==> inputs of indigo <==
## cordic
module cordic # (
    DATA_WIDTH = 12
)
(
    input clock,
    input reset,    
    output signed [DATA_WIDTH:0] sine,
    output signed [DATA_WIDTH:0] cosine
);
Settings: LEC_CHECK=0, ABC_AREA=1, CAP_MARGIN=0, CORE_MARGIN=2, CORE_UTILIZATION=72, CTS_CLUSTER_DIAMETER=400, CTS_CLUSTER_SIZE=99, PLACE_DENSITY=0.42, SETUP_SLACK_MARGIN=-0.16, SLEW_MARGIN=20; clock period 1.96 ns.
run.sh (not shown) runs the stock make flow with config.mk's settings and CLKGATE_MAP_FILE=.
==> inputs of yarrow, as changes to indigo <==
==> flow/config.mk (replaced) <==
export PLATFORM = sky130hd
export DESIGN_NAME = cordic
export DESIGN_NICKNAME = cordic
export VERILOG_FILES = /design/flow/design.v
export SDC_FILE = /design/flow/constraint.sdc
export NUM_CORES = 4
export LEC_CHECK = 0
export ABC_AREA = 0
export CAP_MARGIN = 15
export CELL_PAD_IN_SITES_GLOBAL_PLACEMENT = 0
export CORE_MARGIN = 2
export CORE_UTILIZATION = 70
export GPL_ROUTABILITY_DRIVEN = 1
export GPL_TIMING_DRIVEN = 1
export HOLD_SLACK_MARGIN = -0.07
export MAX_ROUTING_LAYER = met4
export MIN_ROUTING_LAYER = met1
export SETUP_SLACK_MARGIN = 0.76
export SLEW_MARGIN = 20
==> flow/constraint.sdc (replaced) <==
create_clock -name core_clock -period 2.55 [get_ports {clock}]
set_input_delay 0.5100 -clock core_clock [delete_from_list [all_inputs] [get_ports {clock}]]
set_output_delay 0.5100 -clock core_clock [all_outputs]
set_load 0.01 [all_outputs]
==> comparison <==
- Between yarrow and indigo, the lower die area is in indigo (gap about 1.1%, measured against indigo).
- Area after synthesis: yarrow is lower than indigo (about 1.7%).
- indigo did not get past 5_1_grt, error GRT-0232. yarrow finished but failed the layout checks on max-capacitance violations, max-slew violations, negative setup slack.
- In yarrow the synthesized cell count is lower than in indigo, by about 14%.


==> run P: inputs <==
==> flow/design.v <==
`timescale 1ns / 1ps
module rotator # (
    DATA_WIDTH = 12,
    ANGLE_WIDTH = 16,
    ITERATION = 0,
    TAN_ANGLE = 0
)
(
    input clock, 
    input reset,
    input [1:0] quarter_in,
    input signed [DATA_WIDTH:0] x_in,
    input signed [DATA_WIDTH:0] y_in,
    input signed [ANGLE_WIDTH:0] z_in,
    output [1:0] quarter_out,
    output signed [DATA_WIDTH:0] x_out,
    output signed [DATA_WIDTH:0] y_out,
    output signed [ANGLE_WIDTH:0] z_out
);
    function signed [DATA_WIDTH:0] shift_register(
        input signed [DATA_WIDTH:0] register, 
        input integer n
    );
        integer i;
        begin
            shift_register = register;
            for (i = 0; i < n; i++) begin
                shift_register = {register[DATA_WIDTH], shift_register[DATA_WIDTH:1]};
            end
        end
    endfunction
    logic signed [DATA_WIDTH:0] Xd, Yd;
    assign Xd = shift_register(x_in, ITERATION);
    assign Yd = shift_register(y_in, ITERATION);   
    logic signed [DATA_WIDTH:0] X, Y; 
    logic signed [ANGLE_WIDTH:0] Z; 
    logic [1:0] Q;
    always_ff @(posedge clock) begin
        Q <= quarter_in;
        if (z_in < 0) begin
            X <= x_in + Yd;
            Y <= y_in - Xd;
            Z <= z_in + TAN_ANGLE;
        end
        else begin
            X <= x_in - Yd;
            Y <= y_in + Xd;
            Z <= z_in - TAN_ANGLE;
        end   
    end    
    assign x_out = X;
    assign y_out = Y;
    assign z_out = Z;    
    assign quarter_out = Q;
endmodule
`timescale 1ns / 1ps
module cordic_chain #(
    DATA_WIDTH = 12,
    ANGLE_WIDTH = 16,
    ITERATIONS = 16
)
(
    input clock,
    input reset,
    input [1:0] quarter_in,
    input signed [DATA_WIDTH:0] x_in,
    input signed [DATA_WIDTH:0] y_in,
    input signed [DATA_WIDTH:0] angle_in,
    output signed [DATA_WIDTH:0] x_out,
    output signed [DATA_WIDTH:0] y_out, 
    output [1:0] quarter_out 
 );
    logic [1:0] quarters [ITERATIONS:0];
    logic signed [DATA_WIDTH:0] xs [ITERATIONS:0];
    logic signed [DATA_WIDTH:0] ys [ITERATIONS:0];
    logic signed [ANGLE_WIDTH:0] zs [ITERATIONS:0];   
    assign quarters[0] = quarter_in;
    assign xs[0] = x_in;
    assign ys[0] = y_in;
    assign zs[0] = {1'b0, angle_in[DATA_WIDTH-1:0], 4'b0000};
    function [ANGLE_WIDTH:0] tan_angle; 
        input [3:0] iteration;
        begin
            case (iteration)
            4'b0000: tan_angle = 17'd25736;  
            4'b0001: tan_angle = 17'd15192;  
            4'b0010: tan_angle = 17'd8028;  
            4'b0011: tan_angle = 17'd4074;  
            4'b0100: tan_angle = 17'd2045;  
            4'b0101: tan_angle = 17'd1024;  
            4'b0110: tan_angle = 17'd512;  
            4'b0111: tan_angle = 17'd256;  
            4'b1000: tan_angle = 17'd128;  
            4'b1001: tan_angle = 17'd64;  
            4'b1010: tan_angle = 17'd32;  
            4'b1011: tan_angle = 17'd16;  
            4'b1100: tan_angle = 17'd8;  
            4'b1101: tan_angle = 17'd4;  
            4'b1110: tan_angle = 17'd2;  
            4'b1111: tan_angle = 17'd1;  
            endcase
        end
    endfunction
    genvar i;
    generate 
    for (i = 0; i < ITERATIONS; i++) begin
        rotator # (
            .DATA_WIDTH(DATA_WIDTH),
            .ANGLE_WIDTH(ANGLE_WIDTH),
            .ITERATION(i),
            .TAN_ANGLE(tan_angle(i))
        ) rotator_dut (
            .clock(clock),
            .reset(reset),
            .quarter_in(quarters[i]),
            .x_in(xs[i]),
            .y_in(ys[i]),
            .z_in(zs[i]),
            .quarter_out(quarters[i+1]),
            .x_out(xs[i+1]),
            .y_out(ys[i+1]),
            .z_out(zs[i+1])        
        );   
    end
    endgenerate
    assign x_out = xs[ITERATIONS];
    assign y_out = ys[ITERATIONS];
    assign quarter_out = quarters[ITERATIONS];
endmodule
`timescale 1ns / 1ps
module quarter_selector # (
    DATA_WIDTH = 12
)
(
    input clock, 
    input reset,
    input [1:0] quarter,
    input signed [DATA_WIDTH:0] x_in,
    input signed [DATA_WIDTH:0] y_in,
    output signed [DATA_WIDTH:0] x_out,
    output signed [DATA_WIDTH:0] y_out
);
logic [DATA_WIDTH:0] x_up, x_down;
logic [DATA_WIDTH:0] y_up, y_down;
assign x_up = x_in + 13'h800;
assign x_down = 13'h800 - x_in;
assign y_up = y_in + 13'h800;
assign y_down = 13'h800 - y_in;
logic [DATA_WIDTH:0] X, Y;
always_ff @(posedge clock) begin
    if (reset) begin
        X <= '0;
        Y <= '0;    
    end
    else begin
        case (quarter)
            2'b00: begin
                X <= x_up;
                Y <= y_up; 
            end
            2'b01: begin
                X <= x_down;
                Y <= y_up;                        
            end
            2'b10: begin
                X <= x_down;
                Y <= y_down;                                    
            end
            2'b11: begin
                X <= x_up;
                Y <= y_down;                                               
            end
        endcase    
    end
end
assign x_out = X;
assign y_out = Y;
endmodule
`timescale 1ns / 1ps
module phase_controller # (
    PHASE_WIDTH = 13
) 
(
    input clock, 
    input reset,
    output [PHASE_WIDTH-1:0] phase,
    output [1:0] quadrant   
);
localparam frequence_fraction = 8'd56;
localparam frequence_reverse_fraction = 8'd100 - frequence_fraction;
localparam phase_90 = 13'd3216;
localparam base_step = 2'd1;
localparam extended_step = 2'd2;
typedef enum logic [1:0] {
    QUADRANT_I, 
    QUADRANT_II,
    QUADRANT_III,
    QUADRANT_IV
} quadrant_state;
logic [PHASE_WIDTH-1:0] phase_out;
logic inc_en; 
logic counter_reset;
logic [15:0] counter;
always_ff @(posedge clock) begin
    if (reset) begin
        counter <= '0;
        inc_en <= '0;
    end
    else if (counter_reset) begin
        counter <= '0;
    end
    else begin
        if (counter >= 8'd100) begin
            inc_en <= '1;
            counter <= counter - frequence_reverse_fraction;
        end
        else begin
            inc_en <= '0;
            counter <= counter + frequence_fraction;
        end
    end
end
quadrant_state quadrant_out;
logic [15:0] angle_counter;
assign quadrant = quadrant_out;
assign phase = phase_out;
always_ff @(posedge clock) begin
    if (reset) begin
        quadrant_out <= QUADRANT_I;
        phase_out <= '0;
        angle_counter <= '0;
    end
    else case (quadrant_out)
        QUADRANT_I: begin
            if (angle_counter >= phase_90) begin
                quadrant_out <= QUADRANT_II;
                angle_counter <= '0;                
            end
            else begin
                if (inc_en) begin
                    phase_out <= phase_out + extended_step;
                    angle_counter <= angle_counter + extended_step;
                end
                else begin
                    phase_out <= phase_out + base_step;
                    angle_counter <= angle_counter + base_step;
                end
            end
        end
        QUADRANT_II: begin
            if (angle_counter >= phase_90) begin
                quadrant_out <= QUADRANT_III;
                angle_counter <= '0;                
            end
            else begin
                if (inc_en) begin
                    phase_out <= phase_out - extended_step;
                    angle_counter <= angle_counter + extended_step;
                end
                else begin
                    phase_out <= phase_out - base_step;
                    angle_counter <= angle_counter + base_step;
                end
            end           
        end
        QUADRANT_III: begin
            if (angle_counter >= phase_90) begin
                quadrant_out <= QUADRANT_IV;
                angle_counter <= '0;                
            end
            else begin
                if (inc_en) begin
                    phase_out <= phase_out + extended_step;
                    angle_counter <= angle_counter + extended_step;
                end
                else begin
                    phase_out <= phase_out + base_step;
                    angle_counter <= angle_counter + base_step;
                end
            end        
        end
        QUADRANT_IV: begin
            if (angle_counter >= phase_90) begin
                quadrant_out <= QUADRANT_I;
                angle_counter <= '0;                
            end
            else begin
                if (inc_en) begin
                    phase_out <= phase_out - extended_step;
                    angle_counter <= angle_counter + extended_step;
                end
                else begin
                    phase_out <= phase_out - base_step;
                    angle_counter <= angle_counter + base_step;
                end
            end                                 
        end
    endcase
end
always_ff @(posedge clock) begin
    if (reset) begin
        counter_reset <= '0;
    end
    else if (angle_counter >= phase_90) begin
        counter_reset <= '1;
    end
    else begin
        counter_reset <= '0;
    end
end
endmodule
`timescale 1ns / 1ps
module cordic # (
    DATA_WIDTH = 12
)
(
    input clock,
    input reset,    
    output signed [DATA_WIDTH:0] sine,
    output signed [DATA_WIDTH:0] cosine
);
    localparam A = 16'h04DB;  
    logic [DATA_WIDTH:0] phase;
    logic [1:0] quarter;
    logic signed [DATA_WIDTH:0] x0;
    logic signed [DATA_WIDTH:0] y0;
    assign x0 = A;
    assign y0 = '0;
    phase_controller # (
        .PHASE_WIDTH(13)
    ) phase_controller_dut (
        .clock(clock),
        .reset(reset),
        .phase(phase),
        .quadrant(quarter)
    );
    logic signed [DATA_WIDTH:0] x_out;
    logic signed [DATA_WIDTH:0] y_out;
    logic [1:0] quarter_out;
    cordic_chain # (
        .DATA_WIDTH(12),
        .ANGLE_WIDTH(16),
        .ITERATIONS(16)
    ) cordic_chain_dut (
        .clock(clock),
        .reset(reset),
        .quarter_in(quarter),
        .x_in(x0),
        .y_in(y0),
        .angle_in(phase),        
        .x_out(x_out),
        .y_out(y_out),
        .quarter_out(quarter_out)        
    );
    quarter_selector # (
        .DATA_WIDTH(12)
    ) quarter_selector_dut (
        .clock(clock),
        .reset(reset),
        .quarter(quarter_out),
        .x_in(x_out),
        .y_in(y_out),
        .x_out(cosine),
        .y_out(sine)
    );
endmodule
==> flow/run.sh <==
#!/bin/bash
# the make line also repeats each setting of config.mk as NAME=value (left out here)
make -C /OpenROAD-flow-scripts/flow DESIGN_CONFIG=/design/flow/config.mk WORK_HOME=/design/flow/orfs CLKGATE_MAP_FILE= finish
==> flow/config.mk <==
export PLATFORM = sky130hd
export DESIGN_NAME = cordic
export DESIGN_NICKNAME = cordic
export VERILOG_FILES = /design/flow/design.v
export SDC_FILE = /design/flow/constraint.sdc
export NUM_CORES = 4
export LEC_CHECK = 0
export ABC_AREA = 1
export CAP_MARGIN = 15
export CELL_PAD_IN_SITES_DETAIL_PLACEMENT = 2
export CELL_PAD_IN_SITES_GLOBAL_PLACEMENT = 1
export CORE_ASPECT_RATIO = 1.71
export CORE_MARGIN = 9
export CORE_UTILIZATION = 61
export CTS_CLUSTER_DIAMETER = 139
export GPL_ROUTABILITY_DRIVEN = 1
export GPL_TIMING_DRIVEN = 1
export HOLD_SLACK_MARGIN = -0.07
export MAX_ROUTING_LAYER = met4
export MIN_ROUTING_LAYER = met1
export PLACE_DENSITY_LB_ADDON = 0.02
export SETUP_SLACK_MARGIN = 0.32
export SLEW_MARGIN = 20
==> flow/constraint.sdc <==
create_clock -name core_clock -period 4.31 [get_ports {clock}]
set_input_delay 0.8620 -clock core_clock [delete_from_list [all_inputs] [get_ports {clock}]]
set_output_delay 0.8620 -clock core_clock [all_outputs]
set_load 0.01 [all_outputs]
==> inputs of run H, as changes to run P <==
==> flow/config.mk (replaced) <==
export PLATFORM = sky130hd
export DESIGN_NAME = cordic
export DESIGN_NICKNAME = cordic
export VERILOG_FILES = /design/flow/design.v
export SDC_FILE = /design/flow/constraint.sdc
export NUM_CORES = 4
export LEC_CHECK = 0
export ABC_AREA = 0
export CAP_MARGIN = 15
export CELL_PAD_IN_SITES_GLOBAL_PLACEMENT = 0
export CORE_MARGIN = 2
export CORE_UTILIZATION = 70
export CTS_CLUSTER_SIZE = 21
export GPL_ROUTABILITY_DRIVEN = 1
export GPL_TIMING_DRIVEN = 1
export HOLD_SLACK_MARGIN = -0.07
export MAX_ROUTING_LAYER = met4
export MIN_ROUTING_LAYER = met1
export SETUP_SLACK_MARGIN = 0.32
export SLEW_MARGIN = 20
==> flow/constraint.sdc (replaced) <==
create_clock -name core_clock -period 2.55 [get_ports {clock}]
set_input_delay 0.5100 -clock core_clock [delete_from_list [all_inputs] [get_ports {clock}]]
set_output_delay 0.5100 -clock core_clock [all_outputs]
set_load 0.01 [all_outputs]
==> results <==
quantity                                                                                                               run H                     run P
Area fraction in mux cells                                                                                            0.0110                         0
Post-synthesis area per instance                                                                                   9.30 um^2                 8.18 um^2
Share of the yosys chip area belonging to registers                                                                    0.355                     0.349
Simple-gate area share of the yosys netlist                                                                            0.117                     0.160
Yosys cell types                                                                                                          71                        52
Count of instantiated cells in the yosys netlist                                                                        4190                      4844
Die outline width                                                                                                     240 um                    213 um
Arithmetic-cell share of the synthesized area counting full adders, half adders and majority gates                     0.194                     0.190
Die Ht                                                                                                                240 um                    351 um
Most numerous cell in the Yosys netlist                                                             sky130_fd_sc_hd__dfxtp_1  sky130_fd_sc_hd__nand2_1
Result of the run                                                                                     stopped before the end    stopped before the end
Failing step                                                                                                  global routing        detailed placement
Floorplan row count                                                                                                       86                       121
Summed standard-cell area reported by yosys                                                                       39000 um^2                39600 um^2
Post-Synth AOI/OAI Area                                                                                                0.180                     0.134
Top area contributor share                                                                                             0.355                     0.349
Initial Utilization                                                                                                    0.707                     0.619
RD Place Congestion                                                                                                    0.891                     0.892
Chip footprint                                                                                                    57500 um^2                74800 um^2
Cell Area, Synth                                                                                                  39000 um^2                39600 um^2
XOR/XNOR Area Share                                                                                                    0.115                     0.112
